==> v7 <==
// cpu_pl
module  cpu_pl (
  input clk,
  input rst,
  output [7:0] imem_addr,
  input [31:0] imem_data,
  output [7:0] mem_req_addr,
  output mem_req_rw,
  output mem_req_valid,
  output [127:0] mem_data_write,
  input [127:0] mem_data_read,
  input mem_ready,
  output [7:0] io_addr,
  output [31:0] io_dout,
  output io_we,
  input [31:0] io_din
);
wire [31:0] pc, pcd, ir, pcin, pce, a, b, imm, ctrl, y, bm, ctrlm, yw, mdr, ctrlw;
wire [4:0] rd, rdm, rdw;
wire wait_stop; 
wire [31:0]hit_nouse0,nouse1,nouse2,nouse3,nouse4,nouse5,nouse6;
wire [31:0]ir0,pc4;
wire [31:0]pcsrc; 
reg [1:0]pcsel;
wire stop,rst_IF_ID;
wire[31:0]pc4d;
wire [31:0]brpc_update,prepc_update,pcout,pcin0,pc_error0,pc_error1,pc_jalr;
wire is_br_jal;
wire really,hit;
BHT BHT_jump(clk,rst,pc,brpc_update,prepc_update,is_br_jal,really,pcout,hit);
assign brpc_update = pce;
assign prepc_update = pcsrc;
assign is_br_jal = ctrl[8]|ctrl[9]|ctrl[11];
mux2 pcmux(pc4,pcout,hit,pcin0);
mux4 pcmux1(pcin0,pc_error0,pc_error1,pc_jalr,pcsel,pcin);
PCregister PC(pcin,clk,rst,stop|wait_stop,pc);
add pcadd(pc,32'b0100,pc4);
assign imem_addr = pc[9:2];
assign ir0 = imem_data;
SegmentRegister IF_ID({hit,31'b0,pc,pc4,32'b0,32'b0,ir0,32'b0},clk,rst_IF_ID,stop|wait_stop,rst,hit_nouse0,pcd,pc4d,nouse1,nouse2,ir,nouse3);
wire RegWrite,rst_ID_EX,rst_ID_EX0,rst_ID_EX1;
wire [31:0]wd,rd1,rd2,immd,ctrld,pc4e,ire;
wire [31:0]rs2_or_imm,alunum1,alunum2,aluresult,irm,irw,rs1_or_pc;
wire [31:0]rf_nouse;
register registerfile(clk,RegWrite,rdw,5'b0,ir[19:15],ir[24:20],wd,rf_nouse,rd1,rd2);
Imm Immnumber(ir,immd);
control Control(hit_nouse0[31],ir,ctrld);
SegmentRegister ID_EX(wait_stop ? {ctrl,pce,pc4e,alunum1,alunum2,ire,imm} : {ctrld,pcd,pc4d,rd1,rd2,ir,immd},
    clk,rst_ID_EX,1'b0,rst,ctrl,pce,pc4e,a,b,ire,imm);
assign rd=ire[11:7];
  ...
Settings: LEC_CHECK=0, CAP_MARGIN=20, CORE_MARGIN=2, CORE_UTILIZATION=56, SLEW_MARGIN=20; clock period 5.18 ns.
run.sh (not shown) runs the stock make flow with config.mk's settings and CLKGATE_MAP_FILE=.
==> v23: changes against v7 <==
Settings changed: CORE_UTILIZATION 56 to 40.
==> flow/constraint.sdc (replaced) <==
create_clock -name core_clock -period 9.1 [get_ports {clk}]
set_input_delay 1.8200 -clock core_clock [delete_from_list [all_inputs] [get_ports {clk}]]
set_output_delay 1.8200 -clock core_clock [all_outputs]
set_load 0.01 [all_outputs]
==> v9: changes against v7 <==
Settings changed: CORE_UTILIZATION 56 to 71, CTS_CLUSTER_DIAMETER set to 98, CTS_CLUSTER_SIZE set to 34, SETUP_SLACK_MARGIN set to 2.23.
==> flow/constraint.sdc (replaced) <==
create_clock -name core_clock -period 7.97 [get_ports {clk}]
set_input_delay 1.5940 -clock core_clock [delete_from_list [all_inputs] [get_ports {clk}]]
set_output_delay 1.5940 -clock core_clock [all_outputs]
set_load 0.01 [all_outputs]
==> comparison table <==
item                                                                            v23                         v9                        v7
Post-detailed-routing wire length                                          455.5 mm                          -                  478.1 mm
Final HPWL from detailed placement                                         299.4 mm                   323.6 mm                  314.4 mm
Group drawing the most power                                              registers                          -       combinational cells
Max-slew violation count                                                          0                          -                         0
Metal3 WL                                                                  45.13 mm                          -                  57.48 mm
Tool warning count                                                               82                          -                        63
Critical path's slowest cell                                 sky130_fd_sc_hd__or2_2                          -    sky130_fd_sc_hd__or3_4
Cell-internal power                                                        26.04 mW                          -                  48.15 mW
Status                                                      complete, no violations  aborted with a tool error  finished with violations
Stage where the flow stopped                                                      -   global routing (5_1_grt)                         -
Layout check failures                                                             -                          -      negative setup slack
Total setup buffers inserted after CTS                                            0                         61                        55
Drt wl/cell                                                                31.82 um                          -                  34.85 um
Combinational Area                                                     0.05155 mm^2                          -              0.05334 mm^2
Required time of the critical path                                          9.92 ns                          -                   5.96 ns
Share of final layout cell area taken by non-clock buffers                   5.736%                          -                    9.758%
Detailed router's first-iteration violation count                             11869                          -                     13714
Number of routed nets with antenna violations                                     0                          -                         0
Kind of capture point of the worst setup path                                  flop                          -                      flop
Power is estimated from default activity; no workload was simulated.
